==> lagoon: inputs <==
## armreduced
module armreduced(
	input clk,
	input reset,
	output[31:0] pc,
	input[31:0] inst,
	input nIRQ,
	output[3:0] be,
	output[31:0] memaddr,
	output memwrite,
	output memread,
	output[31:0] writedata,
	input[31:0] readdata
	);
Settings: LEC_CHECK=0, CAP_MARGIN=20, CELL_PAD_IN_SITES_DETAIL_PLACEMENT=0, CELL_PAD_IN_SITES_GLOBAL_PLACEMENT=0, CORE_ASPECT_RATIO=1.62, CORE_MARGIN=2, CORE_UTILIZATION=56, CTS_CLUSTER_DIAMETER=291, PLACE_DENSITY_LB_ADDON=0.04, SETUP_SLACK_MARGIN=1.71, SLEW_MARGIN=30; clock period 13.1 ns.
run.sh (not shown) runs the stock make flow with config.mk's settings and CLKGATE_MAP_FILE=.
==> garnet: changes against lagoon <==
Settings changed: CAP_MARGIN 20 to 40, CELL_PAD_IN_SITES_DETAIL_PLACEMENT 0 to 2, CELL_PAD_IN_SITES_GLOBAL_PLACEMENT 0 to default, CORE_ASPECT_RATIO 1.62 to 1.86, CORE_MARGIN 2 to 10, CORE_UTILIZATION 56 to 57, CTS_CLUSTER_DIAMETER 291 to 398, GPL_ROUTABILITY_DRIVEN from default to 0, HOLD_SLACK_MARGIN from default to 0.16, MAX_ROUTING_LAYER from default to met5, MIN_ROUTING_LAYER from default to met2, PLACE_DENSITY_LB_ADDON 0.04 to 0.02, SETUP_SLACK_MARGIN 1.71 to default, SLEW_MARGIN 30 to 20.
==> flow/constraint.sdc (replaced) <==
create_clock -name core_clock -period 14.9 [get_ports {clk}]
set_input_delay 2.9800 -clock core_clock [delete_from_list [all_inputs] [get_ports {clk}]]
set_output_delay 2.9800 -clock core_clock [all_outputs]
set_load 0.01 [all_outputs]
==> comparison <==
lagoon passed the timing, DRC and antenna checks. garnet died in detailed placement. In synthesized area, garnet and lagoon do not differ. In synthesized cell count, garnet and lagoon do not differ. Against garnet, the die size of lagoon is smaller by about 8%.
==> figures <==
                                                                        garnet     lagoon
Result of the run                                                did not finish  no timing/DRC/antenna violations
Stage where the flow stopped                                 detailed placement          -
Number of flip-flops and latches in the synthesized netlist                1010       1010
Die height                                                               436 µm     396 µm
Floorplan Utilization                                                     57.4%      56.5%
Floorplan Core Area                                                   92400 µm²  93900 µm²
Most used DFF post-synth                                               edfxtp_1   edfxtp_1
Post-synth tally of flip-flops with integrated enable                       512        512
Fraction of the mapped netlist area in simple logic gates                 18.5%      18.5%
Mean instance size in the synthesized netlist                          9.64 µm²   9.64 µm²
Chip footprint                                                       106000 µm²  97300 µm²
Row count                                                                   152        143
Adder-cell share of the synthesized area                                  3.53%      3.53%
Ao+oa area frac                                                           14.1%      14.1%
Number of unique standard cell types used by synthesis                      112        112
Share of synthesized area spent on multiplexers                           9.56%      9.56%
Die X-Extent                                                             244 µm     246 µm

==> inputs of run a <==
armreduced again, from the RTL that the note above started with.
Settings: LEC_CHECK=0, CAP_MARGIN=20, CORE_MARGIN=2, CORE_UTILIZATION=57, SETUP_SLACK_MARGIN=2.33, SLEW_MARGIN=20, TNS_END_PERCENT=5; clock period 9.4 ns.
==> run b (differences from run a) <==
--- a/flow/config.mk
+++ b/flow/config.mk
@@ -7,7 +7,6 @@
 export LEC_CHECK = 0
 export CAP_MARGIN = 20
 export CORE_MARGIN = 2
-export CORE_UTILIZATION = 57
-export SETUP_SLACK_MARGIN = 2.33
+export CORE_UTILIZATION = 64
+export SETUP_SLACK_MARGIN = 4.88
 export SLEW_MARGIN = 20
-export TNS_END_PERCENT = 5
==> flow/constraint.sdc (replaced) <==
create_clock -name core_clock -period 16.8 [get_ports {clk}]
set_input_delay 3.3600 -clock core_clock [delete_from_list [all_inputs] [get_ports {clk}]]
set_output_delay 3.3600 -clock core_clock [all_outputs]
set_load 0.01 [all_outputs]
==> run c (differences from run a) <==
==> flow/config.mk (replaced) <==
export PLATFORM = sky130hd
export DESIGN_NAME = armreduced
export DESIGN_NICKNAME = armreduced
export VERILOG_FILES = /design/flow/design.v
export SDC_FILE = /design/flow/constraint.sdc
export NUM_CORES = 4
export LEC_CHECK = 0
export ABC_AREA = 0
export CAP_MARGIN = 20
export CELL_PAD_IN_SITES_DETAIL_PLACEMENT = 1
export CELL_PAD_IN_SITES_GLOBAL_PLACEMENT = 3
export CORE_ASPECT_RATIO = 0.52
export CORE_MARGIN = 4
export CORE_UTILIZATION = 40
export GPL_ROUTABILITY_DRIVEN = 1
export GPL_TIMING_DRIVEN = 0
export MIN_ROUTING_LAYER = met2
export PLACE_DENSITY = 0.54
export SETUP_SLACK_MARGIN = -1.15
export SLEW_MARGIN = 5
export TNS_END_PERCENT = 95
==> flow/constraint.sdc (replaced) <==
create_clock -name core_clock -period 20.0 [get_ports {clk}]
set_input_delay 4.0000 -clock core_clock [delete_from_list [all_inputs] [get_ports {clk}]]
set_output_delay 4.0000 -clock core_clock [all_outputs]
set_load 0.01 [all_outputs]
==> run d (differences from run a) <==
--- a/flow/config.mk
+++ b/flow/config.mk
@@ -7,7 +7,5 @@
 export LEC_CHECK = 0
 export CAP_MARGIN = 20
 export CORE_MARGIN = 2
-export CORE_UTILIZATION = 57
-export SETUP_SLACK_MARGIN = 2.33
+export CORE_UTILIZATION = 59
 export SLEW_MARGIN = 20
-export TNS_END_PERCENT = 5
==> flow/constraint.sdc (replaced) <==
create_clock -name core_clock -period 9.41 [get_ports {clk}]
set_input_delay 1.8820 -clock core_clock [delete_from_list [all_inputs] [get_ports {clk}]]
set_output_delay 1.8820 -clock core_clock [all_outputs]
set_load 0.01 [all_outputs]
==> impl_metrics.toml <==
# physical design summary
[run_status]
last-stage-reached = "5_1_grt"
error_message = "[ERROR GRT-0116] Global routing finished with congestion. Check the congestion regions in the DRC Viewer."
status = "aborted with a tool error"

[die]
floorplan.core_area_mm2 = 0.0821
die-area_mm2 = 0.0852
placement_rows = 105
floorplan.die.height_um = 292

[global_routing]
globalRouteMet1Util_pct = 87.7
globalRoute.totalOverflow = 399

[placed_design]
dpl.cell_count = 6394
place_hpwl_um = 124000
postPlaceCellArea_mm2 = 0.0558
The numbers above come from run b.

==> impl_metrics.toml <==
# physical design summary
[run_status]
status = "aborted with a tool error"
last-stage-reached = "5_1_grt"
error_message = "[ERROR GRT-0116] Global routing finished with congestion. Check the congestion regions in the DRC Viewer."

[die]
floorplan.core_area_mm2 = 0.132
floorplan.die.height_um = 271

[placed_design]
place_hpwl_um = 255000

[global_routing]
globalRouteMet1Util_pct = 0
The numbers above come from run c.

==> impl_metrics.toml <==
# synthesis and place-and-route metrics
[run_status]
status = "complete, no violations"

[die]
floorplan.die.height_um = 309
floorplan.core_area_mm2 = 0.0919
placement_rows = 111

[global_routing]
globalRouteMet1Util_pct = 54.1

[placed_design]
place_hpwl_um = 138000
postPlaceCellArea_mm2 = 0.0564
dpl.cell_count = 6654

[yosys]
yosys-top-cells-count = "794 x sky130_fd_sc_hd__nor2_1, 793 x sky130_fd_sc_hd__nand2_1, 512 x sky130_fd_sc_hd__edfxtp_1, 498 x sky130_fd_sc_hd__dfxtp_1, 342 x sky130_fd_sc_hd__clkbuf_1"
post_synth_mux_area_share_pct = 9.56

[routing]
avgRoutedWirePerCell_um = 28.3

[power]
power.switching_fraction_pct = 38.7

[cts]
cts_max_path_buffers = 3

[final_timing]
hold_violations = 0
The numbers above come from run a.

==> impl_metrics.toml <==
# synthesis and place-and-route metrics
[die]
floorplan.die.height_um = 304
placement_rows = 109
floorplan.core_area_mm2 = 0.0888

[run_status]
status = "complete, no violations"

[global_routing]
globalRoute.totalOverflow = 0

[placed_design]
place_hpwl_um = 132000
postPlaceCellArea_mm2 = 0.0562
The numbers above come from run d.

